**constraint.sdc**
```tcl
create_clock -name core_clock -period 1.76 [get_ports {clk}]
set_input_delay 0.3520 -clock core_clock [delete_from_list [all_inputs] [get_ports {clk}]]
set_output_delay 0.3520 -clock core_clock [all_outputs]
set_load 0.01 [all_outputs]
```
**config.mk**
```make
export PLATFORM = sky130hd
export DESIGN_NAME = master_top
export DESIGN_NICKNAME = master_top
export VERILOG_FILES = /design/flow/design.v
export SDC_FILE = /design/flow/constraint.sdc
export NUM_CORES = 4
export LEC_CHECK = 0
export ABC_AREA = 1
export CAP_MARGIN = 5
export CELL_PAD_IN_SITES_DETAIL_PLACEMENT = 0
export CORE_ASPECT_RATIO = 0.87
export CORE_MARGIN = 3
export CORE_UTILIZATION = 71
export CTS_CLUSTER_SIZE = 73
export GPL_ROUTABILITY_DRIVEN = 1
export MAX_ROUTING_LAYER = met4
export MIN_ROUTING_LAYER = met1
export SETUP_SLACK_MARGIN = 0.17
export SLEW_MARGIN = 20
export TNS_END_PERCENT = 100
```
**design.v**
```verilog
module s_axi_reg #(
    parameter DATA_WIDTH = 32,
    parameter ADDR_WIDTH = 32,
    parameter BRAM_QUANTITY = 6,
    parameter INTERNAL_ADDR_RANGE = 128,
    parameter ADDR_QUANTITY = 4
) (
    output logic [DATA_WIDTH * BRAM_QUANTITY - 1:0] m_bram_o,
    input                           clk,
    input                           areset,
    input  logic [ADDR_WIDTH - 1:0] awaddr_i,
    input  logic                    awvalid_i,
    output logic                    awready_o,
    input  logic [DATA_WIDTH - 1:0] wdata_i,
    input  logic [             3:0] wstrb_i,
    input  logic                    wvalid_i,
    output logic                    wready_o,
    input  logic [ADDR_WIDTH - 1:0] araddr_i,
    input  logic                    arvalid_i,
    output logic                    arready_o,
    output logic [DATA_WIDTH - 1:0] rdata_o,
    output logic                    rvalid_o,
    input  logic                    rready_i,
    output logic [             1:0] bresp_o,
    output logic                    bvalid_o,
    input  logic                    bready_i,
    input  logic [2:0] master_status_i,
    output logic       status_read_o,
    output logic       master_start_o
);
  logic [DATA_WIDTH - 1:0] BRAM[0 : BRAM_QUANTITY - 1];
  generate
    for (genvar j = 0; j < BRAM_QUANTITY; j++) begin : g_bram_o
      assign m_bram_o[j*DATA_WIDTH +: DATA_WIDTH] = BRAM[j];
    end
  endgenerate
  logic [ADDR_WIDTH - 1:0] write_addr;
  logic [ADDR_WIDTH - 1:0] read_addr;
  logic [DATA_WIDTH - 1:0] wdata_ff;
  logic [DATA_WIDTH - 1:0] rdata_ff;
  logic [             3:0] wstrb_ff;
  logic                    has_addr;
  logic                    has_data;
  logic                    awrite_handshake;
  logic                    write_handshake;
  logic                    resp_handshake;
  logic                    aread_handshake;
  logic                    read_handshake;
  logic                    awcorrect;
  logic                    can_write;
  logic [ADDR_WIDTH - 1:0] write_addr_index;
  assign awrite_handshake = awvalid_i && awready_o;
  assign aread_handshake = arvalid_i && arready_o;
  assign write_handshake = wvalid_i && wready_o;
  assign read_handshake = rvalid_o && rready_i;
  assign awcorrect = write_addr < BRAM_QUANTITY - 1;
  assign write_addr_index = write_addr;
  assign can_write = has_addr && has_data && awcorrect;
  assign rdata_o = rdata_ff;
  always_ff @(posedge clk or negedge areset) begin
    if (~areset) begin
      master_start_o <= '0;
    end else begin
      if (resp_handshake && write_addr == 0 && wdata_ff == 1) begin
        master_start_o <= 1;
      end
      if (master_start_o == 1) begin
        master_start_o <= 0;
      end
    end
  end
  always_ff @(posedge clk or negedge areset) begin
    if (~areset) begin
      awready_o <= 1;
    end else begin
      if (awrite_handshake) begin
        awready_o <= 0;
      end
      if (resp_handshake) begin
        awready_o <= 1;
      end
    end
  end
  always_ff @(posedge clk or negedge areset) begin
    if (~areset) begin
      arready_o <= 1;
    end else begin
      if (aread_handshake) begin
        arready_o <= 0;
      end
      if (read_handshake) begin
        arready_o <= 1;
      end
    end
  end
  always_ff @(posedge clk or negedge areset) begin
    if (~areset) begin
      write_addr <= 0;
    end else begin
      if(awrite_handshake) begin
        write_addr <= (awaddr_i[ADDR_QUANTITY * 4:0] >> 2);
      end
    end
  end
  assign read_addr = (araddr_i[ADDR_QUANTITY * 4:0] >> 2);
  always_ff @(posedge clk or negedge areset) begin
    if (~areset) begin
      wready_o <= 1;
    end else begin
      if (write_handshake) begin
        wready_o <= 0;
      end
      if (resp_handshake) begin
        wready_o <= 1;
      end
    end
  end
  always_ff @(posedge clk or negedge areset) begin
    if (~areset) begin
      rvalid_o <= 0;
    end else begin
      if (aread_handshake) begin
        rvalid_o <= 1;
      end
      if (read_handshake) begin
        rvalid_o <= 0;
      end
    end
  end
  always_ff @(posedge clk or negedge areset) begin
    if (~areset) begin
      wdata_ff <= 0;
      wstrb_ff <= 0;
    end else begin
      if (write_handshake) begin
        wdata_ff <= wdata_i;
        wstrb_ff <= wstrb_i;
      end
    end
  end
  generate
    for (genvar i = 0; i < BRAM_QUANTITY; i++) begin : g_bram
      always_ff @(posedge clk or negedge areset) begin
        if (~areset) begin
          BRAM[i] <= 0;
        end else begin
          if (can_write && write_addr_index == i) begin
            if (wstrb_ff[0] == 1) BRAM[i][7:0] <= wdata_ff[7:0];
            if (wstrb_ff[1] == 1) BRAM[i][(8*1)+7:(8*1)] <= wdata_ff[(8*1)+7:(8*1)];
            if (wstrb_ff[2] == 1) BRAM[i][(8*2)+7:(8*2)] <= wdata_ff[(8*2)+7:(8*2)];
            if (wstrb_ff[3] == 1) BRAM[i][(8*3)+7:(8*3)] <= wdata_ff[(8*3)+7:(8*3)];
          end
        end
      end
    end
  endgenerate
  always_ff @(posedge clk or negedge areset) begin
    if (~areset) begin
      rdata_ff <= 0;
    end else begin
      if (aread_handshake) begin
        rdata_ff <= read_addr < BRAM_QUANTITY - 1 ? BRAM[read_addr[2:0]] : DATA_WIDTH'(master_status_i);
      end
    end
  end
  assign status_read_o = aread_handshake && read_addr >= BRAM_QUANTITY - 1 ? 1 : 0;
  assign resp_handshake = bvalid_o && bready_i;
  always_ff @(posedge clk or negedge areset) begin
    if (~areset) begin
      bvalid_o <= 0;
    end else begin
      if (has_addr && has_data) begin
        bvalid_o <= 1;
      end
      if (resp_handshake) begin
        bvalid_o <= 0;
      end
    end
  end
  always_ff @(posedge clk or negedge areset) begin
    if (~areset) begin
      bresp_o <= 0;
    end else begin
      if (has_addr) begin
        bresp_o <= awcorrect ? 0 : 2;
      end
      if (resp_handshake) begin
        bresp_o <= 0;
      end
    end
  end
  always_ff @(posedge clk or negedge areset) begin
    if (~areset) begin
      has_addr <= 0;
    end else begin
      if (awrite_handshake) begin
        has_addr <= 1;
      end
      if (resp_handshake) begin
        has_addr <= 0;
      end
    end
  end
  always_ff @(posedge clk or negedge areset) begin
    if (~areset) begin
      has_data <= 0;
    end else begin
      if (write_handshake) begin
        has_data <= 1;
      end
      if (resp_handshake) begin
        has_data <= 0;
      end
    end
  end
endmodule
module m_axi_reg #(
    parameter DATA_WIDTH = 32,
    parameter ADDR_WIDTH = 32,
    parameter BRAM_QUANTITY = 6,
    parameter AWSIZE = (DATA_WIDTH >> 3)
) (
    input                           clk,
    input                           areset,
    input  logic [DATA_WIDTH * BRAM_QUANTITY - 1:0] bram_i,
    output logic [             3:0] awid_o,
    output logic [             7:0] awlen_o,
    output logic [             2:0] awsize_o,
    output logic [             1:0] awburst_o,
    output logic [ADDR_WIDTH - 1:0] awaddr_o,
    output logic                    awvalid_o,
    input  logic                    awready_i,
    output logic [             3:0] wid_o,
    output logic [DATA_WIDTH - 1:0] wdata_o,
    output logic [             3:0] wstrb_o,
    output logic                    wlast_o,
    output logic                    wvalid_o,
    input  logic                    wready_i,
    input  logic [             3:0] bid_i,
    input  logic [             1:0] bresp_i,
    input  logic                    bvalid_i,
    output logic                    bready_o,
    output logic [             2:0] master_status_o,
    input  logic                    status_read_i,
    input  logic                    master_start_i
);
  logic [DATA_WIDTH - 1:0]             current_burst_cnt;
  logic [DATA_WIDTH - 1:0]             burst_len;
  logic [             3:0] awid_ff;
  localparam ENABLED = 0, ADDR_W_0 = 1, ADDR_W_1 = 2, LENGTH = 3, INCR_STEP = 4, BTYPE = 5, STATUS = 6;
  logic [DATA_WIDTH - 1:0] BRAM [0 : BRAM_QUANTITY - 1];
  generate
    for (genvar j = 0; j < BRAM_QUANTITY; j++) begin : g_bram_i
      assign BRAM[j] = bram_i[j*DATA_WIDTH +: DATA_WIDTH];
    end
  endgenerate
  logic                     awrite_handshake;
  logic                     write_handshake;
  logic                     response_handshake;
  logic                     is_last_burst;
  logic [DATA_WIDTH - 1:0]  counter_ff;
  logic                     start_transaction;
  logic                     making_transaction;
  logic                     burst_processing;
  logic                     finished_transaction;
  logic                     enabled_last;
  assign awrite_handshake = awvalid_o && awready_i;
  assign write_handshake = wvalid_o && wready_i;
  assign response_handshake = bvalid_i && bready_o;
  assign is_last_burst = current_burst_cnt + 1 >= burst_len;
  assign awid_o = awid_ff;
  assign wid_o = awid_ff;
  always_ff @(posedge clk or negedge areset) begin
    if (~areset) begin
      master_status_o <= '0;
    end else begin
      if(status_read_i) begin
        master_status_o <= '0;
      end
      if(response_handshake) begin
        master_status_o <= { 1'b1, bresp_i };
      end
    end
  end
  always_ff @(posedge clk or negedge areset) begin
    if (~areset) begin
      awid_ff <= '0;
    end else begin
      if(finished_transaction) begin
        awid_ff <= awid_ff + 1;
      end
    end
  end
  assign start_transaction = master_start_i;
  always_ff @(posedge clk or negedge areset) begin
    if (~areset) begin
      making_transaction <= '0;
    end else begin
      if(start_transaction) begin
        making_transaction <= 1;
      end
      if(response_handshake) begin
        making_transaction <= 0;
      end
    end
  end
  always_ff @(posedge clk or negedge areset) begin
    if (~areset) begin
      finished_transaction <= '0;
    end else begin
      if(finished_transaction) begin
        finished_transaction <= 0;
      end
      if(response_handshake) begin
        finished_transaction <= 1;
      end
    end
  end
  always_ff @(posedge clk or negedge areset) begin
    if (~areset) begin
      burst_processing <= 0;
    end else begin
      if(awrite_handshake) begin
        burst_processing <= 1;
      end
      if(wlast_o && write_handshake) begin
        burst_processing <= 0;
      end
    end
  end
  always_ff @(posedge clk or negedge areset) begin
    if (~areset) begin
      awvalid_o <= '0;
    end else begin
      if(start_transaction && !making_transaction) begin
        awvalid_o <= 1;
      end
      if(awrite_handshake) begin
        awvalid_o <= 0;
      end
    end
  end
  assign awaddr_o = ADDR_WIDTH'({ BRAM[ADDR_W_1], BRAM[ADDR_W_0] });
  always_ff @(posedge clk or negedge areset) begin
    if (~areset) begin
      wvalid_o <= '0;
    end else begin
      if(burst_processing && !wvalid_o) 
        wvalid_o <= 1;
      if(write_handshake) 
        wvalid_o <= 0;
    end
  end
  always_ff @(posedge clk or negedge areset) begin
    if (~areset) begin
      wdata_o <= '0;
      wstrb_o <= '1;
    end else begin
      if(awrite_handshake) begin
        wdata_o <= counter_ff;
      end
      if(burst_processing && write_handshake) begin
        wdata_o <= counter_ff + BRAM[INCR_STEP];
      end
    end
  end
  always_ff @(posedge clk or negedge areset) begin
    if (~areset) begin
      bready_o <= '0;
    end else begin
      if(awrite_handshake) begin
        bready_o <= 1;
      end
      if(response_handshake) begin
        bready_o <= 0;
      end
    end
  end
  always_ff @(posedge clk or negedge areset) begin
    if (~areset) begin
      awburst_o <= 0;
      awsize_o <= 'b010;
    end else begin
      if(start_transaction)
      begin
        awburst_o <= 2'b01;
        awsize_o <= 3'b010;
      end
    end
  end
  always_ff @(posedge clk or negedge areset) begin
    if (~areset) begin
      awlen_o <= 0;
    end else begin
      if(start_transaction) begin
        awlen_o <= 8'((BRAM[LENGTH] / AWSIZE) - 1);
      end
    end
  end
  assign wlast_o = is_last_burst;
  assign burst_len = DATA_WIDTH'(awlen_o) + 1;
  always_ff @(posedge clk or negedge areset) begin
    if (~areset) begin
      current_burst_cnt <= 0;
    end else begin
      if(start_transaction && !making_transaction) begin
        current_burst_cnt <= 0;
      end
      if(burst_processing && write_handshake) begin
        if(is_last_burst) 
          current_burst_cnt <= 0;
        else 
          current_burst_cnt <= current_burst_cnt + 1;
      end
    end
  end
  always_ff @(posedge clk or negedge areset) begin
    if (~areset) begin
      counter_ff <= '0;
    end else begin
      if(burst_processing && write_handshake) begin
        counter_ff <= counter_ff + BRAM[INCR_STEP];
      end
      if(finished_transaction) begin
        counter_ff <= '0;
      end
    end
  end
endmodule
module master_top#(
    parameter DATA_WIDTH = 32,
    parameter ADDR_WIDTH = 32,
    parameter BRAM_QUANTITY = 6,
    parameter INTERNAL_ADDR_RANGE = 128
)(
    input                           clk,
    input                           areset,
    input  logic [             3:0] awid_i,
    input  logic [ADDR_WIDTH - 1:0] awaddr_i,
    input  logic                    awvalid_i,
    output logic                    awready_o,
    input  logic [             3:0] wid_i,
    input  logic [DATA_WIDTH - 1:0] wdata_i,
    input  logic [             3:0] wstrb_i,
    input  logic                    wlast_i,
    input  logic                    wvalid_i,
    output logic                    wready_o,
    input  logic [             3:0] arid_i,
    input  logic [ADDR_WIDTH - 1:0] araddr_i,
    input  logic                    arvalid_i,
    output logic                    arready_o,
    output logic [             3:0] rid_o,
    output logic [DATA_WIDTH - 1:0] rdata_o,
    output logic                    rlast_o,
    output logic                    rvalid_o,
    input  logic                    rready_i,
    output logic [             3:0] bid_o,
    output logic [             1:0] bresp_o,
    output logic                    bvalid_o,
    input  logic                    bready_i,
    output logic [             3:0] m_awid_o,
    output logic [             7:0] m_awlen_o,
    output logic [             2:0] m_awsize_o,
    output logic [             1:0] m_awburst_o,
    output logic [ADDR_WIDTH - 1:0] m_awaddr_o,
    output logic                    m_awvalid_o,
    input  logic                    m_awready_i,
    output logic [             3:0] m_wid_o,
    output logic [DATA_WIDTH - 1:0] m_wdata_o,
    output logic [             3:0] m_wstrb_o,
    output logic                    m_wlast_o,
    output logic                    m_wvalid_o,
    input  logic                    m_wready_i,
    input  logic [             3:0] m_bid_i,
    input  logic [             1:0] m_bresp_i,
    input  logic                    m_bvalid_i,
    output logic                    m_bready_o
);
wire [DATA_WIDTH * BRAM_QUANTITY - 1:0] m_bram;
assign rid_o   = 4'd0;
assign bid_o   = 4'd0;
assign rlast_o = 1'b1;
wire [             2:0] master_status;
wire                    master_start;
wire                    status_read;
s_axi_reg #(
    .DATA_WIDTH (DATA_WIDTH),
    .ADDR_WIDTH (ADDR_WIDTH),
    .BRAM_QUANTITY (BRAM_QUANTITY),
    .INTERNAL_ADDR_RANGE (INTERNAL_ADDR_RANGE)
) axi_slave_0
(
    .clk            (clk),
    .areset         (areset),
    .m_bram_o       (m_bram),
    .awaddr_i       (awaddr_i),
    .awvalid_i      (awvalid_i),
    .awready_o      (awready_o),
    .wdata_i        (wdata_i),
    .wstrb_i        (wstrb_i),
    .wvalid_i       (wvalid_i),
    .wready_o       (wready_o),
    .bresp_o        (bresp_o),
    .bvalid_o       (bvalid_o),
    .araddr_i       (araddr_i),
    .arvalid_i      (arvalid_i),
    .rready_i       (rready_i),
    .bready_i       (bready_i),
    .arready_o      (arready_o),
    .rvalid_o       (rvalid_o),
    .rdata_o        (rdata_o),
    .master_status_i(master_status),
    .status_read_o  (status_read),
    .master_start_o (master_start)
);
m_axi_reg #(
    .DATA_WIDTH (DATA_WIDTH),
    .ADDR_WIDTH (ADDR_WIDTH),
    .BRAM_QUANTITY (BRAM_QUANTITY)
) axi_master_0
(
    .clk            (clk),
    .areset         (areset),
    .bram_i         (m_bram),
    .awid_o         (m_awid_o),
    .awlen_o        (m_awlen_o),
    .awsize_o       (m_awsize_o),
    .awburst_o      (m_awburst_o),
    .awaddr_o       (m_awaddr_o),
    .awvalid_o      (m_awvalid_o),
    .awready_i      (m_awready_i),
    .wid_o          (m_wid_o),
    .wdata_o        (m_wdata_o),
    .wstrb_o        (m_wstrb_o),
    .wlast_o        (m_wlast_o),
    .wvalid_o       (m_wvalid_o),
    .wready_i       (m_wready_i),
    .bid_i          (m_bid_i),
    .bresp_i        (m_bresp_i),
    .bvalid_i       (m_bvalid_i),
    .bready_o       (m_bready_o),
    .master_status_o(master_status),
    .status_read_i  (status_read),
    .master_start_i (master_start)
);
endmodule
```
**run.sh**
```bash
#!/bin/bash
# the make line also repeats each setting of config.mk as NAME=value (left out here)
make -C /OpenROAD-flow-scripts/flow DESIGN_CONFIG=/design/flow/config.mk WORK_HOME=/design/flow/orfs CLKGATE_MAP_FILE= finish
```
==> results.json, run 1 <==
{
  "status": "did not finish",
  "stop_stage": "4_1_cts",
  "stop_error": "[ERROR DPL-0038] Utilization greater than 100%, impossible to legalize",
  "ys_cells": 2352,
  "synth-edff-count": 0,
  "top_area_cell": "dfrtp_1",
  "logic_family": "simple AND/OR/NAND/NOR gates",
  "synth-main-ff-cell": "dfrtp_1",
  "synth-seq-cells": 402,
  "io_pins": 270,
  "top_cells_by_count": "680 x nand2_1, 399 x dfrtp_1, 268 x o21ai_0",
  "mux_area_share_pct": 0.212,
  "ys_warn_count": 4,
  "ys_sh_simple_pct": 22.9,
  "coreArea_um2": 26500,
  "synthesis.area_um2": 19500,
  "xor_share_pct": 1.71,
  "adder_share_pct": 2.93,
  "synth-async-reset-ratio_pct": 100,
  "ys_area_um2": 19500,
  "die_y_um": 160,
  "hpwl_um": 49500,
  "synth.distinct_cells": 49,
  "place_congestion": 1.05,
  "ys_seq_share_pct": 51.7,
  "num_rows": 55,
  "port_buffers": 200,
  "die-area_um2": 29400,
  "floorplan.core_util_pct": 73.4,
  "topCellsByArea": "dfrtp_1 51%, nand2_1 13%, o21ai_0 6.9%",
  "die_w_um": 183,
  "synth-compound-area-share_pct": 13.7,
  "synth_area_per_cell_um2": 8.27,
  "yosysTopAreaCellShare_pct": 51.3,
  "syn_inst": 2352,
  "most_common_cell": "nand2_1"
}
## stage by stage
step                      power, mW  std cells  hold slack [ps]  setup slack, ps  instance area (um^2)
after floorplan                15.1       2368             56.4             -679                 20400
after global placement         18.0       3072              226            -1150                 24600
after detailed placement       18.6       3072              227            -1320                 24600
==> run 2, diff against run 1 <==
Settings changed: CAP_MARGIN 5 to 15, CELL_PAD_IN_SITES_DETAIL_PLACEMENT 0 to not set, CORE_ASPECT_RATIO 0.87 to not set, CORE_MARGIN 3 to 2, CORE_UTILIZATION 71 to 72, CTS_CLUSTER_SIZE 73 to 74, GPL_ROUTABILITY_DRIVEN 1 to not set, MAX_ROUTING_LAYER met4 to not set, MIN_ROUTING_LAYER met1 to not set, PLACE_DENSITY set to 0.65, SETUP_SLACK_MARGIN 0.17 to not set, TNS_END_PERCENT 100 to not set.
Clock period 1.76 ns to 6.19 ns, I/O delays scaled along.
==> run 2 against run 1 <==
- the run now finishes clean
- synthesized cell count did not move
- die size is 3.7% lower
- synthesized area unchanged
==> results.json, run 2 <==
{
  "fin_crit_ps": 5350,
  "cts_inserted_buffers": 41,
  "synth-seq-cells": 402,
  "most_common_cell": "nand2_1",
  "switchingPower_mw": 2.64,
  "top_cells_by_count": "680 x nand2_1, 399 x dfrtp_1, 268 x o21ai_0",
  "port_buffers": 200,
  "crit_buf_inv": 1,
  "nNetsFinal": 2664,
  "min-delay-start": "axi_slave_0.BRAM[5][6]",
  "period_used_pct": 86.4,
  "drv_slew": 0,
  "fmax_mhz": 187,
  "ys_sh_simple_pct": 22.9,
  "worstSetupPathType": "flip-flop to primary output",
  "synth-async-reset-ratio_pct": 100,
  "totalWireLength_um": 73900,
  "p_leak_nw": 10.4,
  "synth-main-ff-cell": "dfrtp_1",
  "holdPathStages": 0,
  "intPower_mw": 5.14,
  "reg2reg_depth": 5,
  "coreArea_um2": 26700,
  "mux_area_share_pct": 0.212,
  "num_rows": 60,
  "cts_tree": "built",
  "clock_sinks": 402,
  "syn_inst": 2352,
  "floorplan.core_util_pct": 72.8,
  "synth_area_per_cell_um2": 8.27,
  "ir_drop_mv": 0.345,
  "ys_seq_share_pct": 51.7,
  "dpl_cell_area_um2": 21500,
  "ys_warn_count": 4,
  "hold_viol_final": 0,
  "p_per_area_nw_per_um2": 340,
  "crit_end": "m_wlast_o",
  "place_congestion": 0.912,
  "cap_viol_max_count": 0,
  "startpoint": "axi_master_0.awlen_o[0]",
  "die_y_um": 168,
  "cts_resized": 0,
  "path_depth": 15,
  "hp-class": "flip-flop to flip-flop",
  "ys_cells": 2352,
  "adder_share_pct": 2.93,
  "die_w_um": 168,
  "cts-root-buf": "clkbuf_16",
  "relSlewSlack_pct": 18.3,
  "clock_path_buffers": 3,
  "rsz0062_at_grt": "false",
  "max_stage_delay_ps": 530,
  "final_cell_count_no_fill": 2865,
  "htree_levels": 2,
  "synth-edff-count": 0,
  "synthToLayoutAreaGrowth_pct": 17.7,
  "die-area_um2": 28400,
  "clk_pin_slew_worst_paths_ps": 70,
  "pwr-share-clk_pct": 35.0,
  "p_sw_share_pct": 33.9,
  "cp_max_fo": 5,
  "yosysTopAreaCellShare_pct": 51.3,
  "io_pins": 270,
  "crit_path_end_kind": "primary output",
  "viasPerCell": 6.99,
  "setup_viol_count_final": 0,
  "vias": 20032,
  "antenna_found_initial": 6,
  "grt_overflow": 0,
  "powerSeq_mw": 3.31,
  "tns_ps": 0,
  "finClkSkew_ps": 25.5,
  "xor_share_pct": 1.71,
  "insertion_delay_ps": 580,
  "synthesis.area_um2": 19500,
  "regToRegEndpoint": "axi_slave_0.BRAM[0][4]",
  "drtIter0Drc": 4031,
  "r2r-start": "axi_slave_0.write_addr[1]",
  "fillers": 1223,
  "power_leader": "registers",
  "topCellsByArea": "dfrtp_1 51%, nand2_1 13%, o21ai_0 6.9%",
  "post-route-util_pct": 85.7,
  "logic_family": "simple AND/OR/NAND/NOR gates",
  "post_cts_buffers": 0,
  "final_area_um2": 22900,
  "min_to": "axi_slave_0.BRAM[5][6]",
  "cts_hold_buf": 0,
  "synth.distinct_cells": 49,
  "tool_warnings": 89,
  "ff2ff_setup_slack_ps": 2530,
  "crit_required_ps": 4950,
  "first_global_vias": 19368,
  "track_usage_pct": 48.0,
  "drc": 0,
  "synth-compound-area-share_pct": 13.7,
  "worst_hold_slack_ps": 382,
  "worstPathArrival_ps": 4110,
  "avgRoutedWirePerCell_um": 25.8,
  "comb_power_mw": 1.75,
  "status": "complete, no violations",
  "worst_pin_slew_ps": 1220,
  "hpwl_um": 39300,
  "antenna_left": 0,
  "powerClk_mw": 2.72,
  "critical_path.cell_chain": "ha_1, nand2_1, nor3_1, xnor2_1, ha_1, nand2_1, nor2_1, and2_1, nor2_1, nand3_1, nand2_1, nand2_1, nor2_1, nand4_2, clkdlybuf4s50_1",
  "combPwrFrac_pct": 22.5,
  "cpLargestDelayFamily": "simple AND/OR/NAND/NOR gates",
  "placed_cells": 2788,
  "top_area_cell": "dfrtp_1",
  "drtPass1Iterations": 14,
  "sequentialPowerShare_pct": 42.5,
  "ys_area_um2": 19500,
  "grt_pass1_wl_um": 105000,
  "cpMostUsedCell": "nand2_1",
  "grt_max_degree": 146,
  "cp-start-kind": "flip-flop",
  "slowest_stage": "nor3_1"
}
==> run 2: area by class of cell <==
type / count / area, um^2 / area share, %
Sequential cell: 402 / 10100 / 43.9
Inverter: 194 / 729 / 3.19
Multi-Input combinational cell: 1640 / 8140 / 35.5
Antenna cell: 2 / 5.00 / 0.0219
Tap cell: 341 / 427 / 1.86
Clock buffer: 59 / 1170 / 5.13
Clock inverter: 16 / 250 / 1.09
Timing Repair Buffer: 211 / 2110 / 9.23
==> run 2: layer usage <==
metal / global-route usage [%] / vias up / wire length (um) / part of all wire [%]
met5: 0 / - / 41 / 0.055
met4: 31.7 / 6 / 7760 / 11
met3: 15.0 / 840 / 11300 / 15
met2: 73.6 / 2173 / 31100 / 42
met1: 59.1 / 9067 / 23700 / 32
li1: - / 7946 / - / -
==> run 2: per-stage QoR <==
| step | setup WS [ps] | power (mW) |
|---|---|---|
| 2_1_floorplan | 2690 | 4.14 |
| 3_3_place_gp | 1970 | 4.74 |
| 3_5_place_dp | 1880 | 4.86 |
| 4_1_cts | 1250 | 7.55 |
| 5_1_grt | 912 | 7.97 |
| 6_report | 843 | 7.78 |
==> run 3, diff against run 2 <==
Settings changed: ABC_AREA 1 to 0, CAP_MARGIN 15 to 0, CTS_CLUSTER_DIAMETER set to 400, CTS_CLUSTER_SIZE 74 to 10, PLACE_DENSITY 0.65 to 0.43, SETUP_SLACK_MARGIN set to 0.4.
Clock period 6.19 ns to 3.25 ns, I/O delays scaled along.
==> run 3 against run 2 <==
- now fails the layout checks on setup timing
- cell area is 3.2% higher
- clock-buffer cell count up 10
- wire length shrank 22%
- register-to-register slack lost 2500 ps
- synthesized area down 0.73%
- critical path depth decreased by 5
- setup slack worse by 1500 ps
- non-clock buffer count rose by 92
==> results.json, run 3 <==
{
  "status": "complete, but fails checks",
  "so_faults": "setup timing",
  "clk_pin_slew_worst_paths_ps": 60,
  "max_stage_delay_ps": 480,
  "grt_pass1_wl_um": 90400,
  "antenna_found_initial": 0,
  "rsz0062_at_grt": "true",
  "total_power_mw": 12.8,
  "insertion_delay_ps": 560,
  "comb_area_um2": 8850,
  "totalWireLength_um": 57900,
  "yosysTopAreaCellShare_pct": 51.7,
  "pwr-share-clk_pct": 37.0,
  "path_depth": 10,
  "most_common_cell": "dfrtp_1",
  "cts_inserted_buffers": 46,
  "ff2ff_setup_slack_ps": -10,
  "crit_required_ps": 2600,
  "top_cells_by_count": "399 x dfrtp_1, 216 x mux2_2, 159 x nand2_1",
  "cts_tree": "built",
  "worstPathArrival_ps": 3300,
  "grt_max_degree": 91,
  "tool_warnings": 82,
  "regArea_um2": 10100,
  "setup_viol_count_final": 3,
  "grt_overflow": 0,
  "ys_seq_share_pct": 52.1,
  "drv_slew": 0,
  "htree_levels": 2,
  "place_congestion": 0.875,
  "worst_slack_ps": -703,
  "worst_pin_slew_ps": 906,
  "reg2reg_depth": 14,
  "cpMostUsedCell": "or3_4",
  "nNetsFinal": 2152,
  "synthToLayoutAreaGrowth_pct": 22.3,
  "pre_cts_ws_ps": -496,
  "fillers": 1044,
  "cpLargestDelayFamily": "simple AND/OR/NAND/NOR gates",
  "coreArea_um2": 26200,
  "r2r-start": "axi_master_0.current_burst_cnt[0]",
  "hpwl_um": 35500,
  "p_per_area_nw_per_um2": 540,
  "drtIter0Drc": 1886,
  "ir_drop_mv": 0.698,
  "power_leader": "registers",
  "ys_area_um2": 19300,
  "crit_path_end_kind": "primary output",
  "regToRegEndpoint": "axi_master_0.current_burst_cnt[4]",
  "xor_share_pct": 2.54,
  "cts_hold_buf": 0,
  "viasPerCell": 6.84,
  "worst_hold_slack_ps": 42.2,
  "combPwrFrac_pct": 13.1,
  "period_used_pct": 122,
  "fmax_mhz": 253,
  "drc": 0,
  "port_buffers": 200,
  "intPower_mw": 9.04,
  "final_cell_count_no_fill": 2338,
  "avgRoutedWirePerCell_um": 24.8,
  "synth-async-reset-ratio_pct": 100,
  "final_area_um2": 23600,
  "p_leak_nw": 11.4,
  "synth-main-ff-cell": "dfrtp_1",
  "synth-seq-cells": 402,
  "hp-class": "primary input to async pin",
  "synth.distinct_cells": 75,
  "cap_viol_max_count": 0,
  "tns_ps": -719,
  "cp_max_fo": 3,
  "die-area_um2": 28200,
  "post-route-util_pct": 90.2,
  "ys_cells": 1743,
  "ys_warn_count": 4,
  "clock_path_buffers": 3,
  "synth-compound-area-share_pct": 12.7,
  "crit_end": "m_wlast_o",
  "track_usage_pct": 40.9,
  "ys_sh_simple_pct": 9.89,
  "drtPass1Iterations": 6,
  "use_met3_pct": 9.36,
  "num_rows": 59,
  "dpl_cell_area_um2": 22000,
  "vias": 16000,
  "hold_viol_final": 0,
  "placed_cells": 2256,
  "slowest_stage": "or4_4",
  "powerClk_mw": 4.72,
  "adder_share_pct": 2.95,
  "cp-start-kind": "flip-flop",
  "p_sw_share_pct": 29.1,
  "switchingPower_mw": 3.72,
  "die_w_um": 168,
  "first_global_vias": 16421,
  "floorplan.core_util_pct": 73.7,
  "grt_busiest_layer": "met2",
  "top_area_cell": "dfrtp_1",
  "startpoint": "axi_master_0.current_burst_cnt[0]",
  "comb_power_mw": 1.67,
  "sequentialPowerShare_pct": 49.9,
  "clock_sinks": 402,
  "grtUsageMet1_pct": 52.9,
  "synthesis.area_um2": 19300,
  "mux_area_share_pct": 16.0,
  "powerSeq_mw": 6.36,
  "synth-edff-count": 0,
  "critical_path.cell_chain": "ha_2, nand2_4, or3_4, or4_4, a21oi_2, a31oi_1, nor4_1, o211ai_1, or3_4, buf_6",
  "syn_inst": 1743,
  "die_y_um": 168,
  "antenna_left": 0,
  "met2_usage_pct": 66.4,
  "cts-root-buf": "clkbuf_16",
  "worstSetupPathType": "flip-flop to primary output",
  "synth_area_per_cell_um2": 11.1,
  "relSlewSlack_pct": 39.4,
  "logic_family": "multiplexers",
  "crit_buf_inv": 1,
  "finClkSkew_ps": 27.0,
  "fin_crit_ps": 3950,
  "io_pins": 270,
  "topCellsByArea": "dfrtp_1 52%, mux2_2 13%, a21oi_1 3.4%"
}
[run 3: cell type report]
class / count / area share [%]
antenna: 1 / 0.0106
clock buffer: 69 / 5.33
clock inverter: 3 / 0.249
inverter: 31 / 0.493
multi-input combinational: 1194 / 37.5
sequential: 402 / 42.6
tap: 335 / 1.77
timing repair buffer: 303 / 12.1
[run 3: metal layers]
layer,vias up,part of all wire (%)
met4,0,5.1
met1,7885,37
met3,255,10
li1,6745,-
met2,1115,48
met5,-,0
[run 3: what timing repair did]
| action | in CTS | in global routing |
|---|---|---|
| buffers inserted | 6 | 3 |
| pin swaps | 14 | 8 |
| setup endpoints to repair | 32 | 111 |
| gates resized | 31 | 35 |
==> run 4, diff against run 3 <==
Settings changed: ABC_AREA 0 to not set, CAP_MARGIN 0 to 20, CELL_PAD_IN_SITES_DETAIL_PLACEMENT set to 0, CORE_ASPECT_RATIO set to 1.21, CORE_MARGIN 2 to 3, CORE_UTILIZATION 72 to 65, CTS_CLUSTER_DIAMETER 400 to not set, CTS_CLUSTER_SIZE 10 to not set, GPL_ROUTABILITY_DRIVEN set to 1, MIN_ROUTING_LAYER set to met1, PLACE_DENSITY 0.43 to not set, SETUP_SLACK_MARGIN 0.4 to 0.17, TNS_END_PERCENT set to 85.
Clock period 3.25 ns to 2.27 ns, I/O delays scaled along.
==> run 4 against run 3 <==
- still fails the layout checks on setup timing
- total power grew 51%
- cell area increased by 14%
- sequential share of layout area down 5.2 points
- setup slack worse by 1100 ps
- global-route usage is 2.7 points higher
- largest cell class is now multi-input combinational cells
- largest power group unchanged
==> results.json, run 4 <==
{
  "sequentialPowerShare_pct": 49.1,
  "power_leader": "registers",
  "worst_hold_slack_ps": 382,
  "worstPathArrival_ps": 4580,
  "logic_family": "multiplexers",
  "total_power_mw": 19.3,
  "drtPass1Iterations": 10,
  "io_pins": 270,
  "so_faults": "setup timing",
  "topCellsByArea": "dfrtp_1 52%, mux2_2 13%, a21oi_1 3.4%",
  "cts_inserted_buffers": 41,
  "top_cells_by_count": "399 x dfrtp_1, 216 x mux2_2, 159 x nand2_1",
  "yosysTopAreaCellShare_pct": 51.7,
  "synthToLayoutAreaGrowth_pct": 39.6,
  "cp-start-kind": "flip-flop",
  "powerClk_mw": 7.08,
  "grt_max_degree": 56,
  "cts-root-buf": "clkbuf_16",
  "drc": 0,
  "port_buffers": 200,
  "nNetsFinal": 2357,
  "fin_crit_ps": 4080,
  "status": "complete, but fails checks",
  "die-area_um2": 31800,
  "intPower_mw": 13.2,
  "synth-seq-cells": 402,
  "cpMostUsedCell": "buf_6",
  "p_sw_share_pct": 31.6,
  "worst_slack_ps": -1810,
  "p_leak_nw": 13.2,
  "combPwrFrac_pct": 14.2,
  "grt_pass1_wl_um": 108000,
  "synth_area_per_cell_um2": 11.1,
  "track_usage_pct": 43.6,
  "cap_viol_max_count": 0,
  "ys_sh_simple_pct": 9.89,
  "clock_sinks": 402,
  "drv_slew": 0,
  "powerSeq_mw": 9.47,
  "synth-main-ff-cell": "dfrtp_1",
  "critical_path.cell_chain": "ha_4, buf_4, buf_4, xor2_2, ha_1, a21o_1, a21o_1, a21o_2, a21oi_1, o211ai_1, buf_4, buf_6, buf_6, buf_6, buf_6, buf_6, buf_6, buf_6, buf_6, buf_6, nor4_4, buf_4, mux2_1",
  "placed_cells": 2480,
  "most_common_cell": "dfrtp_1",
  "ys_warn_count": 4,
  "place_congestion": 0.922,
  "hp-class": "flip-flop to flip-flop",
  "path_depth": 23,
  "insertion_delay_ps": 570,
  "crit_path_end_kind": "flip-flop",
  "htree_levels": 2,
  "regToRegEndpoint": "axi_master_0.current_burst_cnt[0]",
  "synth-compound-area-share_pct": 12.7,
  "clk_pin_slew_worst_paths_ps": 60,
  "tool_warnings": 82,
  "regArea_um2": 10100,
  "switchingPower_mw": 6.09,
  "pre_cts_ws_ps": -1230,
  "crit_end": "axi_master_0.current_burst_cnt[0]",
  "fmax_mhz": 245,
  "num_rows": 68,
  "synth-async-reset-ratio_pct": 100,
  "floorplan.core_util_pct": 66.8,
  "relSlewSlack_pct": 13.7,
  "reg2reg_depth": 23,
  "finClkSkew_ps": 24.6,
  "ys_seq_share_pct": 52.1,
  "fillers": 880,
  "xor_share_pct": 2.54,
  "pwr-share-clk_pct": 36.7,
  "drtIter0Drc": 2824,
  "holdPathStages": 0,
  "ff2ff_setup_slack_ps": -1810,
  "max_stage_delay_ps": 420,
  "min-delay-start": "axi_slave_0.BRAM[5][5]",
  "synth.distinct_cells": 75,
  "adder_share_pct": 2.95,
  "cp_max_fo": 4,
  "min_to": "axi_slave_0.BRAM[5][5]",
  "p_per_area_nw_per_um2": 715,
  "antenna_left": 0,
  "coreArea_um2": 28900,
  "vias": 18907,
  "slowest_stage": "dfrtp_1",
  "synth-edff-count": 0,
  "syn_inst": 1743,
  "rsz0062_at_grt": "true",
  "synthesis.area_um2": 19300,
  "grt_overflow": 0,
  "r2r-start": "axi_master_0.current_burst_cnt[0]",
  "comb_area_um2": 10200,
  "worstSetupPathType": "flip-flop to flip-flop",
  "first_global_vias": 18467,
  "clock_path_buffers": 3,
  "hold_viol_final": 0,
  "crit_required_ps": 2760,
  "comb_power_mw": 2.74,
  "die_w_um": 163,
  "crit_buf_inv": 13,
  "startpoint": "axi_master_0.current_burst_cnt[0]",
  "mux_area_share_pct": 16.0,
  "cts_tree": "built",
  "cpLargestDelayFamily": "buffers and inverters",
  "die_y_um": 196,
  "antenna_found_initial": 6,
  "final_cell_count_no_fill": 2600,
  "top_area_cell": "dfrtp_1",
  "ys_cells": 1743,
  "hpwl_um": 39400,
  "setup_viol_count_final": 225,
  "worst_pin_slew_ps": 1280,
  "ys_area_um2": 19300,
  "viasPerCell": 7.27,
  "avgRoutedWirePerCell_um": 31.6,
  "totalWireLength_um": 82200,
  "ir_drop_mv": 0.961,
  "period_used_pct": 180
}
-- run 4: area by class of cell --
cell class	count	area share (%)
multi-input cells	1194	37.9
clock buffers	59	4.31
well taps	385	1.79
clock inverters	15	0.640
inverters	31	0.431
repair buffers	513	17.5
diodes	1	0.00928
flip-flops and latches	402	37.4
-- run 4: per-stage QoR --
step	setup TNS (ps)	utilization (%)	cell area (um^2)
6_report	-61770	93.2	27000
5_1_grt	-72850	93.2	27000
4_1_cts	-22490	91.0	26300
3_5_place_dp	-23020	81.8	23700
3_3_place_gp	-14580	81.8	23700
2_1_floorplan	-6610	-	19700
-- run 4: layer usage --
metal / up-vias / track usage, % / wire length [um]
li1: 7127 / - / -
met1: 8983 / 50.9 / 25400
met2: 2012 / 73.5 / 37400
met3: 779 / 10.6 / 10400
met4: 6 / 24.8 / 8930
met5: - / 0 / 42
-- run 4: timing repair --
action,4_1_cts,5_1_grt
hold buffers,1,0
pin swaps,79,55
buffers inserted,22,21
hold endpoints to repair,41,0
endpoints found under the setup margin,226,240
cloned,1,0
gates resized,278,110
==> run 5, diff against run 4 <==
Settings changed: CAP_MARGIN 20 to 15, CELL_PAD_IN_SITES_DETAIL_PLACEMENT 0 to not set, CORE_ASPECT_RATIO 1.21 to 1.61, CORE_MARGIN 3 to 2, CORE_UTILIZATION 65 to 21, CTS_CLUSTER_SIZE set to 66, MIN_ROUTING_LAYER met1 to not set, PLACE_DENSITY_LB_ADDON set to 0.27, SETUP_SLACK_MARGIN 0.17 to not set, SLEW_MARGIN 20 to 35, TNS_END_PERCENT 85 to 25.
Clock period 2.27 ns to 3.97 ns, I/O delays scaled along.
==> run 5 against run 4 <==
- the layout still fails its checks (setup timing)
- die size rose to 3.0 times the previous value
- first-iteration DRC count fell by 77%
- worst hold slack got worse by 290 ps
- non-clock buffer count fell by 243
- via count fell by 24%
- wire length fell by 24%
- combinational power fell by 52%
- total power fell by 45%
- setup slack improved by 1800 ps
- largest power group unchanged
- highest routed layer unchanged
==> results.json, run 5 <==
{
  "regToRegEndpoint": "axi_master_0.wdata_o[25]",
  "syn_inst": 1743,
  "status": "complete, but fails checks",
  "floorplan.core_util_pct": 21.1,
  "ys_cells": 1743,
  "fin_crit_ps": 4020,
  "ff2ff_setup_slack_ps": 560,
  "logic_family": "multiplexers",
  "crit_required_ps": 3180,
  "powerClk_mw": 4.11,
  "mux_area_share_pct": 16.0,
  "cpMostUsedCell": "or3_4",
  "combPwrFrac_pct": 12.4,
  "fmax_mhz": 249,
  "cp-start-kind": "flip-flop",
  "die_w_um": 243,
  "fillers": 9711,
  "total_power_mw": 10.6,
  "post-route-util_pct": 26.7,
  "cpLargestDelayFamily": "simple AND/OR/NAND/NOR gates",
  "period_used_pct": 101,
  "path_depth": 9,
  "tool_warnings": 79,
  "intPower_mw": 7.52,
  "synth_area_per_cell_um2": 11.1,
  "top_cells_by_count": "399 x dfrtp_1, 216 x mux2_2, 159 x nand2_1",
  "hpwl_um": 46200,
  "regArea_um2": 10100,
  "r2r-start": "axi_slave_0.BRAM[4][1]",
  "sequentialPowerShare_pct": 48.8,
  "grt_pass1_wl_um": 95200,
  "clock_path_buffers": 3,
  "die_y_um": 389,
  "num_antenna_cells": 0,
  "pre_cts_ws_ps": -218,
  "coreArea_um2": 91400,
  "drv_slew": 0,
  "grt_max_degree": 100,
  "finClkSkew_ps": 33.8,
  "cts_inserted_buffers": 43,
  "synth-main-ff-cell": "dfrtp_1",
  "port_buffers": 200,
  "tns_ps": -48.6,
  "worst_hold_slack_ps": 93.2,
  "power_leader": "registers",
  "totalWireLength_um": 62600,
  "rsz0062_at_grt": "true",
  "insertion_delay_ps": 600,
  "worst_slack_ps": -48.6,
  "vias": 14289,
  "first_global_vias": 14963,
  "crit_path_end_kind": "primary output",
  "clock_sinks": 402,
  "clk_pin_slew_worst_paths_ps": 60,
  "drc": 0,
  "cts-root-buf": "clkbuf_16",
  "synthesis.area_um2": 19300,
  "topCellsByArea": "dfrtp_1 52%, mux2_2 13%, a21oi_1 3.4%",
  "synth-compound-area-share_pct": 12.7,
  "adder_share_pct": 2.95,
  "io_pins": 270,
  "worst_pin_slew_ps": 1050,
  "yosysTopAreaCellShare_pct": 51.7,
  "worstPathArrival_ps": 3220,
  "crit_buf_inv": 1,
  "ys_area_um2": 19300,
  "xor_share_pct": 2.54,
  "p_leak_nw": 11.2,
  "hold_viol_final": 0,
  "synth.distinct_cells": 75,
  "p_sw_share_pct": 29.0,
  "relSlewSlack_pct": 29.7,
  "worstSetupPathType": "flip-flop to primary output",
  "cts_tree": "built",
  "synth-seq-cells": 402,
  "place_congestion": 0.815,
  "synthToLayoutAreaGrowth_pct": 26.5,
  "cap_viol_max_count": 0,
  "ys_sh_simple_pct": 9.89,
  "critical_path.cell_chain": "nand4_1, or3_4, or4_1, a21oi_1, a31oi_1, nor4_2, o211ai_1, or3_4, buf_6",
  "die-area_um2": 94500,
  "viasPerCell": 4.48,
  "synth-edff-count": 0,
  "cp_max_fo": 6,
  "most_common_cell": "dfrtp_1",
  "avgRoutedWirePerCell_um": 19.6,
  "crit_end": "m_wlast_o",
  "so_faults": "setup timing",
  "reg2reg_depth": 10,
  "slowest_stage": "or4_1",
  "num_rows": 141,
  "htree_levels": 2,
  "hp-class": "primary input to async pin",
  "nNetsFinal": 2116,
  "drtIter0Drc": 648,
  "startpoint": "axi_master_0.current_burst_cnt[7]",
  "track_usage_pct": 13.1,
  "switchingPower_mw": 3.08,
  "ir_drop_mv": 0.314,
  "powerSeq_mw": 5.18,
  "p_per_area_nw_per_um2": 434,
  "antenna_left": 0,
  "comb_power_mw": 1.31,
  "drtPass1Iterations": 5,
  "ys_warn_count": 4,
  "comb_area_um2": 8720,
  "synth-async-reset-ratio_pct": 100,
  "ys_seq_share_pct": 52.1,
  "top_area_cell": "dfrtp_1",
  "setup_viol_count_final": 1,
  "grt_overflow": 0,
  "antenna_found_initial": 3,
  "pwr-share-clk_pct": 38.8,
  "max_stage_delay_ps": 460
}
run 5: routing by layer:
metal	vias to the layer above	wire length [um]	part of all wire [%]	GRT usage, %
li1	6656	-	-	-
met1	7182	26900	43	16.1
met2	359	30900	49	22.8
met3	90	2640	4.2	2.23
met4	2	2060	3.3	4.56
met5	-	14	0.022	0
run 5: repair_timing:
| item | 4_1_cts | 5_1_grt |
|---|---|---|
| pin swaps | 12 | 7 |
| hold buffers | 0 | 0 |
| hold endpoints to repair | 0 | 0 |
| endpoints found under the setup margin | 1 | 1 |
| buffers inserted | 11 | 4 |
| gates resized | 20 | 11 |
run 5: through the flow:
step | instances | cell area (um^2)
after floorplan | 1759 | 19400
after global placement | 3096 | 22700
after detailed placement | 3096 | 22800
after CTS | 3185 | 24300
after global routing | 3190 | 24400
final | 3190 | 24400
run 5: final cells by class:
| class | count | share of cell area, % |
|---|---|---|
| clock buffer | 62 | 5.07 |
| clock inverter | 16 | 0.707 |
| inverter | 31 | 0.476 |
| multi-input combinational | 1194 | 35.7 |
| sequential | 402 | 41.2 |
| tap | 1215 | 6.22 |
| timing repair buffer | 270 | 10.6 |
==> run 6, diff against run 5 <==
Settings changed: CAP_MARGIN 15 to 20, CORE_ASPECT_RATIO 1.61 to not set, CORE_UTILIZATION 21 to 67, CTS_CLUSTER_SIZE 66 to 98, GPL_ROUTABILITY_DRIVEN 1 to not set, PLACE_DENSITY set to 0.6, PLACE_DENSITY_LB_ADDON 0.27 to not set, SLEW_MARGIN 35 to 20, TNS_END_PERCENT 25 to not set.
Clock period 3.97 ns to 10.2 ns, I/O delays scaled along.
==> run 6 against run 5 <==
- now clean on timing, DRC and antenna
- sequential power decreased by 61%
- critical path type unchanged
- final cell count decreased by 28%
- critical endpoint unchanged
- clock skew decreased by 20 ps
- die size decreased by 68%
- critical path depth increased by 3
==> results.json, run 6 <==
{
  "status": "complete, no violations",
  "hpwl_um": 32600,
  "die-area_um2": 30200,
  "regToRegEndpoint": "axi_master_0.current_burst_cnt[0]",
  "dpl_cell_area_um2": 21400,
  "floorplan.core_util_pct": 67.7,
  "cts-root-buf": "clkbuf_16",
  "switchingPower_mw": 1.11,
  "adder_share_pct": 2.95,
  "holdPathStages": 0,
  "crit_required_ps": 8160,
  "synth-main-ff-cell": "dfrtp_1",
  "ys_cells": 1743,
  "antenna_left": 0,
  "final_area_um2": 22900,
  "comb_power_uw": 494,
  "ir_drop_mv": 0.175,
  "tool_warnings": 81,
  "max_stage_delay_ps": 510,
  "crit_buf_inv": 1,
  "xor_share_pct": 2.54,
  "die_w_um": 174,
  "insertion_delay_ps": 540,
  "synth-seq-cells": 402,
  "synth-compound-area-share_pct": 12.7,
  "topCellsByArea": "dfrtp_1 52%, mux2_2 13%, a21oi_1 3.4%",
  "setup_viol_count_final": 0,
  "placed_cells": 2227,
  "synthesis.area_um2": 19300,
  "mux_area_share_pct": 16.0,
  "top_cells_by_count": "399 x dfrtp_1, 216 x mux2_2, 159 x nand2_1",
  "min-delay-start": "axi_slave_0.BRAM[5][27]",
  "synth-edff-count": 0,
  "cap_viol_max_count": 0,
  "slowest_stage": "clkdlybuf4s50_1",
  "avgRoutedWirePerCell_um": 21.5,
  "powerSeq_mw": 2.00,
  "power_leader": "registers",
  "worst_pin_slew_ps": 1100,
  "nNetsFinal": 2062,
  "antenna_found_initial": 0,
  "cpLargestDelayFamily": "simple AND/OR/NAND/NOR gates",
  "pwr-share-clk_pct": 39.0,
  "ys_seq_share_pct": 52.1,
  "p_sw_share_pct": 27.1,
  "drv_slew": 0,
  "ys_warn_count": 4,
  "powerClk_mw": 1.60,
  "logic_family": "multiplexers",
  "ff2ff_setup_slack_ps": 6710,
  "synthToLayoutAreaGrowth_pct": 18.4,
  "coreArea_um2": 28500,
  "fmax_mhz": 162,
  "viasPerCell": 6.28,
  "sequentialPowerShare_pct": 48.9,
  "cp_max_fo": 10,
  "clk_pin_slew_worst_paths_ps": 60,
  "first_global_vias": 14648,
  "crit_end": "m_wlast_o",
  "drtIter0Drc": 1233,
  "p_per_area_nw_per_um2": 179,
  "num_rows": 62,
  "hp-class": "flip-flop to flip-flop",
  "hold_viol_final": 0,
  "cts_inserted_buffers": 41,
  "synth.distinct_cells": 75,
  "rsz0062_at_grt": "false",
  "cts_hold_buf": 0,
  "critical_path.cell_chain": "and3_2, and3_1, nand2_1, xnor2_1, ha_1, a21o_1, a21oi_1, o2111ai_1, nor4_1, o211ai_1, or3_1, clkdlybuf4s50_1",
  "top_area_cell": "dfrtp_1",
  "clock_sinks": 402,
  "post_cts_buffers": 0,
  "place_congestion": 0.864,
  "vias": 14459,
  "relSlewSlack_pct": 26.8,
  "min_to": "axi_slave_0.BRAM[5][27]",
  "intPower_mw": 2.99,
  "io_pins": 270,
  "r2r-start": "axi_master_0.current_burst_cnt[2]",
  "crit_path_end_kind": "primary output",
  "num_antenna_cells": 0,
  "grt_max_degree": 143,
  "tns_ps": 0,
  "path_depth": 12,
  "fin_crit_ps": 6170,
  "cts_resized": 0,
  "period_used_pct": 60.5,
  "worstSetupPathType": "flip-flop to primary output",
  "ys_area_um2": 19300,
  "p_leak_nw": 10.9,
  "finClkSkew_ps": 14.3,
  "post-route-util_pct": 80.1,
  "drtPass1Iterations": 7,
  "ys_sh_simple_pct": 9.89,
  "track_usage_pct": 33.1,
  "clock_path_buffers": 3,
  "most_common_cell": "dfrtp_1",
  "combPwrFrac_pct": 12.1,
  "cts_tree": "built",
  "htree_levels": 2,
  "drc": 0,
  "synth_area_per_cell_um2": 11.1,
  "yosysTopAreaCellShare_pct": 51.7,
  "reg2reg_depth": 12,
  "startpoint": "axi_master_0.current_burst_cnt[2]",
  "port_buffers": 200,
  "totalWireLength_um": 49600,
  "grt_pass1_wl_um": 79200,
  "grt_overflow": 0,
  "syn_inst": 1743,
  "die_y_um": 174,
  "synth-async-reset-ratio_pct": 100,
  "cp-start-kind": "flip-flop",
  "worstPathArrival_ps": 4130,
  "total_power_mw": 4.10,
  "final_cell_count_no_fill": 2304
}
run 6: area by class of cell:
class,count,area [um^2]
fill,1830,5690
multi-input combinational,1194,8590
inverter,31,116
sequential,402,10100
tap,384,480
clock buffer,63,1230
clock inverter,12,214
timing repair buffer,218,2170
run 6: layer usage:
metal	part of all wire (%)	global-route usage, %	routed length (um)	up-vias
li1	-	-	-	6550
met1	43	46.0	21200	7227
met2	47	53.4	23500	585
met3	7.2	6.05	3580	97
met4	2.8	10.5	1410	0
met5	0	0	0	-
run 6: through the flow:
step                hold slack [ps]  worst slack, ps
global route                    385             3760
floorplan                       429             5490
finish                          376             4030
global placement                364             4660
CTS                             378             4020
detailed placement              366             4640
==> run 7, diff against run 6 <==
Settings changed: CORE_UTILIZATION 67 to 58, CTS_CLUSTER_SIZE 98 to not set.
Clock period 10.2 ns to 3.26 ns, I/O delays scaled along.
==> run 7 against run 6 <==
- now fails the layout checks on setup timing
- clock power rose to 3.0 times the previous value
- register-to-register slack got worse by 6500 ps
- worst hold slack got worse by 320 ps
- largest power group unchanged
- clock skew rose by 2.1 ps
- critical path type unchanged
- via count rose by 0.98%
- first-iteration DRC count fell by 14%
- core utilization fell by 7.6 points
- clock-buffer cell count fell by 6
==> results.json, run 7 <==
{
  "powerSeq_mw": 6.26,
  "cp_max_fo": 3,
  "synth_area_per_cell_um2": 11.1,
  "htree_levels": 2,
  "power_leader": "registers",
  "hold_viol_final": 0,
  "comb_power_mw": 1.57,
  "cp-start-kind": "flip-flop",
  "crit_path_end_kind": "primary output",
  "hpwl_um": 35800,
  "worst_pin_slew_ps": 982,
  "cts_inserted_buffers": 42,
  "ir_drop_mv": 0.537,
  "worstSetupPathType": "flip-flop to primary output",
  "finClkSkew_ps": 16.4,
  "ys_cells": 1743,
  "combPwrFrac_pct": 12.3,
  "grt_pass1_wl_um": 81300,
  "path_depth": 11,
  "p_per_area_nw_per_um2": 535,
  "max_stage_delay_ps": 430,
  "cpLargestDelayFamily": "AND-OR/OR-AND gates",
  "synth-main-ff-cell": "dfrtp_1",
  "vias": 14601,
  "die_w_um": 186,
  "crit_required_ps": 2610,
  "p_leak_nw": 11.4,
  "period_used_pct": 118,
  "top_cells_by_count": "399 x dfrtp_1, 216 x mux2_2, 159 x nand2_1",
  "cap_viol_max_count": 0,
  "drtPass1Iterations": 6,
  "coreArea_um2": 32700,
  "ys_seq_share_pct": 52.1,
  "ys_sh_simple_pct": 9.89,
  "relSlewSlack_pct": 34.3,
  "adder_share_pct": 2.95,
  "nNetsFinal": 2155,
  "synthToLayoutAreaGrowth_pct": 22.8,
  "ys_warn_count": 4,
  "grt_overflow": 0,
  "worst_slack_ps": -583,
  "num_rows": 66,
  "status": "complete, but fails checks",
  "avgRoutedWirePerCell_um": 20.9,
  "synth-async-reset-ratio_pct": 100,
  "comb_area_um2": 8700,
  "powerClk_mw": 4.87,
  "cts-root-buf": "clkbuf_16",
  "grt_max_degree": 87,
  "topCellsByArea": "dfrtp_1 52%, mux2_2 13%, a21oi_1 3.4%",
  "synthesis.area_um2": 19300,
  "so_faults": "setup timing",
  "drtIter0Drc": 1058,
  "intPower_mw": 9.19,
  "clk_pin_slew_worst_paths_ps": 60,
  "switchingPower_mw": 3.50,
  "synth.distinct_cells": 75,
  "startpoint": "axi_master_0.current_burst_cnt[0]",
  "totalWireLength_um": 51200,
  "yosysTopAreaCellShare_pct": 51.7,
  "clock_path_buffers": 3,
  "cpMostUsedCell": "a21o_1",
  "cts_tree": "built",
  "synth-compound-area-share_pct": 12.7,
  "die_y_um": 186,
  "worst_hold_slack_ps": 59.2,
  "tns_ps": -583,
  "fillers": 2424,
  "floorplan.core_util_pct": 59.1,
  "r2r-start": "axi_master_0.current_burst_cnt[0]",
  "first_global_vias": 14783,
  "slowest_stage": "dfrtp_1",
  "top_area_cell": "dfrtp_1",
  "io_pins": 270,
  "die-area_um2": 34800,
  "ys_area_um2": 19300,
  "critical_path.cell_chain": "ha_4, buf_4, xor2_1, ha_1, a21o_1, a21o_1, a21o_2, a21oi_2, o211ai_1, or3_4, buf_6",
  "crit_end": "m_wlast_o",
  "fin_crit_ps": 3840,
  "pwr-share-clk_pct": 38.4,
  "regToRegEndpoint": "axi_master_0.current_burst_cnt[7]",
  "rsz0062_at_grt": "true",
  "antenna_found_initial": 1,
  "viasPerCell": 5.95,
  "sequentialPowerShare_pct": 49.3,
  "worstPathArrival_ps": 3190,
  "most_common_cell": "dfrtp_1",
  "regArea_um2": 10100,
  "clock_sinks": 402,
  "p_sw_share_pct": 27.6,
  "track_usage_pct": 29.7,
  "crit_buf_inv": 2,
  "insertion_delay_ps": 570,
  "synth-edff-count": 0,
  "drv_slew": 0,
  "xor_share_pct": 2.54,
  "reg2reg_depth": 13,
  "synth-seq-cells": 402,
  "ff2ff_setup_slack_ps": 210,
  "fmax_mhz": 260,
  "setup_viol_count_final": 1,
  "cts_hold_buf": 0,
  "place_congestion": 0.871,
  "mux_area_share_pct": 16.0,
  "syn_inst": 1743,
  "logic_family": "multiplexers",
  "tool_warnings": 81,
  "total_power_mw": 12.7,
  "drc": 0,
  "hp-class": "primary input to async pin",
  "port_buffers": 200,
  "antenna_left": 0
}
run 7: what timing repair did:
action                     CTS  global route
pin swaps                   18             8
setup buffers               10             2
resized                     28            10
setup endpoints to repair    1            13
gates cloned                 1             0
run 7: metal layers:
metal	vias to the layer above	track usage (%)	wire length (um)
met5	-	0	0
met4	0	12.2	1850
met3	100	4.85	2980
met2	470	47.1	23800
met1	7281	41.1	22600
li1	6750	-	-
run 7: final cells by class:
class,instances,area share (%)
Inverter,31,0.491
Multi-Input combinational cell,1194,36.7
Tap cell,442,2.33
Clock buffer,57,4.93
Timing Repair Buffer,310,12.2
Clock inverter,17,0.929
Antenna cell,1,0.0106
Sequential cell,402,42.4
run 7: through the flow:
step	setup WS (ps)	instance area, um^2	utilization, %	std cells
detailed placement	-418	22200	67.8	2376
global route	-707	23700	72.5	2453
CTS	-679	23700	72.6	2459
floorplan	35.0	19400	-	1759
global placement	-357	22200	67.8	2376
finish	-583	23700	72.5	2454
==> run 8, diff against run 7 <==
Settings changed: ABC_AREA set to 1, CAP_MARGIN 20 to 25, CELL_PAD_IN_SITES_DETAIL_PLACEMENT set to 2, CELL_PAD_IN_SITES_GLOBAL_PLACEMENT set to 3, CORE_ASPECT_RATIO set to 1.18, CORE_MARGIN 2 to 3, CORE_UTILIZATION 58 to 64, CTS_CLUSTER_SIZE set to 97, GPL_TIMING_DRIVEN set to 0, HOLD_SLACK_MARGIN set to -0.03, MAX_ROUTING_LAYER set to met5, MIN_ROUTING_LAYER set to met1, PLACE_DENSITY 0.6 to not set, PLACE_DENSITY_LB_ADDON set to 0.05, TNS_END_PERCENT set to 40.
Clock period 3.26 ns to 3.86 ns, I/O delays scaled along.
==> run 8 against run 7 <==
- the flow now stops in 3_1_place_gp_skip_io
- synthesized cell count is 35% higher
- synthesized area increased by 0.74%
- die size fell by 6.4%
==> results.json, run 8 <==
{
  "synth-async-reset-ratio_pct": 100,
  "ys_seq_share_pct": 51.7,
  "die_y_um": 195,
  "adder_share_pct": 2.93,
  "ys_sh_simple_pct": 22.9,
  "synth-compound-area-share_pct": 13.7,
  "ys_warn_count": 4,
  "coreArea_um2": 29600,
  "top_area_cell": "dfrtp_1",
  "mux_area_share_pct": 0.212,
  "stop_error": "[ERROR FLW-0024] Place density exceeds 1.0 (current PLACE_DENSITY_LB_ADDON =  0.05). Please check if the value of  PLACE_DENSITY_LB_ADDON is between 0 and 0.99.",
  "stop_stage": "3_1_place_gp_skip_io",
  "num_rows": 68,
  "top_cells_by_count": "680 x nand2_1, 399 x dfrtp_1, 268 x o21ai_0",
  "ys_cells": 2352,
  "synthesis.area_um2": 19500,
  "die-area_um2": 32500,
  "syn_inst": 2352,
  "floorplan.core_util_pct": 65.7,
  "synth-main-ff-cell": "dfrtp_1",
  "topCellsByArea": "dfrtp_1 51%, nand2_1 13%, o21ai_0 6.9%",
  "yosysTopAreaCellShare_pct": 51.3,
  "status": "did not finish",
  "synth.distinct_cells": 49,
  "synth-seq-cells": 402,
  "most_common_cell": "nand2_1",
  "synth_area_per_cell_um2": 8.27,
  "ys_area_um2": 19500,
  "synth-edff-count": 0,
  "die_w_um": 167,
  "logic_family": "simple AND/OR/NAND/NOR gates",
  "xor_share_pct": 1.71
}
==> run 9, diff against run 8 <==
Settings changed: ABC_AREA 1 to 0, CAP_MARGIN 25 to 20, CELL_PAD_IN_SITES_DETAIL_PLACEMENT 2 to not set, CELL_PAD_IN_SITES_GLOBAL_PLACEMENT 3 to 0, CORE_ASPECT_RATIO 1.18 to 0.89, CORE_MARGIN 3 to 7, CORE_UTILIZATION 64 to 40, CTS_CLUSTER_SIZE 97 to not set, GPL_ROUTABILITY_DRIVEN set to 0, GPL_TIMING_DRIVEN 0 to not set, HOLD_SLACK_MARGIN -0.03 to not set, MAX_ROUTING_LAYER met5 to not set, MIN_ROUTING_LAYER met1 to not set, PLACE_DENSITY set to 0.46, PLACE_DENSITY_LB_ADDON 0.05 to not set, TNS_END_PERCENT 40 to 65.
Clock period 3.86 ns to 8.0 ns, I/O delays scaled along.
==> run 9 against run 8 <==
- now clean on timing, DRC and antenna
- die size increased by 68%
- synthesized area decreased by 0.73%
- synthesized cell count decreased by 26%
==> results.json, run 9 <==
{
  "status": "complete, no violations",
  "hp-class": "flip-flop to flip-flop",
  "sequentialPowerShare_pct": 48.0,
  "placed_cells": 2461,
  "power_leader": "registers",
  "p_per_area_nw_per_um2": 230,
  "period_used_pct": 73.3,
  "cp_max_fo": 10,
  "crit_required_ps": 6400,
  "ys_sh_simple_pct": 9.89,
  "tool_warnings": 81,
  "synth.distinct_cells": 75,
  "max_stage_delay_ps": 510,
  "insertion_delay_ps": 580,
  "relSlewSlack_pct": 27.7,
  "tns_ps": 0,
  "cts_inserted_buffers": 45,
  "fin_crit_ps": 5870,
  "clock_sinks": 402,
  "hpwl_um": 38300,
  "drc": 0,
  "track_usage_pct": 20.3,
  "synth-compound-area-share_pct": 12.7,
  "regToRegEndpoint": "axi_master_0.current_burst_cnt[7]",
  "num_rows": 75,
  "combPwrFrac_pct": 11.8,
  "pwr-share-clk_pct": 40.2,
  "viasPerCell": 5.46,
  "cp-start-kind": "flip-flop",
  "setup_viol_count_final": 0,
  "htree_levels": 2,
  "synth-edff-count": 0,
  "min-delay-start": "axi_slave_0.BRAM[5][7]",
  "reg2reg_depth": 12,
  "synth-seq-cells": 402,
  "hold_viol_final": 0,
  "drtIter0Drc": 790,
  "final_cell_count_no_fill": 2544,
  "vias": 13899,
  "synthesis.area_um2": 19300,
  "worst_pin_slew_ps": 1080,
  "synth-async-reset-ratio_pct": 100,
  "powerClk_mw": 2.14,
  "r2r-start": "axi_master_0.current_burst_cnt[2]",
  "die_w_um": 247,
  "cap_viol_max_count": 0,
  "logic_family": "multiplexers",
  "p_sw_share_pct": 27.4,
  "antenna_left": 0,
  "ff2ff_setup_slack_ps": 4350,
  "crit_buf_inv": 1,
  "mux_area_share_pct": 16.0,
  "synthToLayoutAreaGrowth_pct": 20.2,
  "cpLargestDelayFamily": "simple AND/OR/NAND/NOR gates",
  "synth-main-ff-cell": "dfrtp_1",
  "cts_tree": "built",
  "grt_overflow": 0,
  "port_buffers": 200,
  "synth_area_per_cell_um2": 11.1,
  "grt_pass1_wl_um": 87300,
  "powerSeq_mw": 2.56,
  "comb_power_uw": 627,
  "switchingPower_mw": 1.46,
  "ys_area_um2": 19300,
  "critical_path.cell_chain": "and3_2, and3_1, nand2_1, xnor2_1, ha_1, a21o_1, a21oi_1, o2111ai_1, nor4_1, o211ai_1, or3_1, clkdlybuf4s50_1",
  "startpoint": "axi_master_0.current_burst_cnt[2]",
  "intPower_mw": 3.87,
  "slowest_stage": "clkdlybuf4s50_1",
  "syn_inst": 1743,
  "adder_share_pct": 2.95,
  "top_area_cell": "dfrtp_1",
  "ys_warn_count": 4,
  "xor_share_pct": 2.54,
  "ys_cells": 1743,
  "grt_max_degree": 105,
  "cts_resized": 0,
  "die-area_um2": 54600,
  "drv_slew": 0,
  "avgRoutedWirePerCell_um": 22.0,
  "top_cells_by_count": "399 x dfrtp_1, 216 x mux2_2, 159 x nand2_1",
  "clock_path_buffers": 3,
  "first_global_vias": 14103,
  "post_cts_buffers": 0,
  "yosysTopAreaCellShare_pct": 51.7,
  "clk_pin_slew_worst_paths_ps": 60,
  "topCellsByArea": "dfrtp_1 52%, mux2_2 13%, a21oi_1 3.4%",
  "fmax_mhz": 170,
  "cts-root-buf": "clkbuf_16",
  "p_leak_nw": 11.0,
  "crit_path_end_kind": "primary output",
  "min_to": "axi_slave_0.BRAM[5][7]",
  "holdPathStages": 0,
  "antenna_found_initial": 0,
  "worstPathArrival_ps": 4270,
  "ys_seq_share_pct": 52.1,
  "nNetsFinal": 2066,
  "ir_drop_mv": 0.164,
  "path_depth": 12,
  "totalWireLength_um": 55900,
  "most_common_cell": "dfrtp_1",
  "worstSetupPathType": "flip-flop to primary output",
  "crit_end": "m_wlast_o",
  "drtPass1Iterations": 5,
  "floorplan.core_util_pct": 40.8,
  "coreArea_um2": 47400,
  "finClkSkew_ps": 14.0,
  "cts_hold_buf": 0,
  "die_y_um": 221,
  "io_pins": 270,
  "rsz0062_at_grt": "false"
}
## run 9: metrics by stage
stage          utilization [%]  instance area [um^2]  hold slack [ps]  power, mW  setup WS (ps)
6_report                  49.0                 23200              375       5.33           2130
3_3_place_gp              45.8                 21700              364       3.23           2780
2_1_floorplan                -                 19400              429       2.82           3730
4_1_cts                   49.0                 23200              379       5.42           2070
3_5_place_dp              45.8                 21700              366       3.24           2740
5_1_grt                   49.0                 23200              384       5.57           1790
## run 9: layout make-up
class / instances / area, um^2
diodes: 1 / 2.50
clock buffers: 66 / 1350
clock inverters: 16 / 188
fillers: 4363 / 24200
inverters: 31 / 116
multi-input cells: 1194 / 8590
flip-flops and latches: 402 / 10100
well taps: 616 / 771
repair buffers: 218 / 2140
## run 9: per-layer routing
layer	GRT usage [%]	share of wire, %	wire (um)	vias up
met2	30.7	45	25000	275
met4	5.23	2.1	1170	0
met5	0	0	0	-
met1	30.1	48	27100	6976
li1	-	-	-	6581
met3	3.58	4.8	2660	67
Power is estimated from default activity; no workload was simulated.
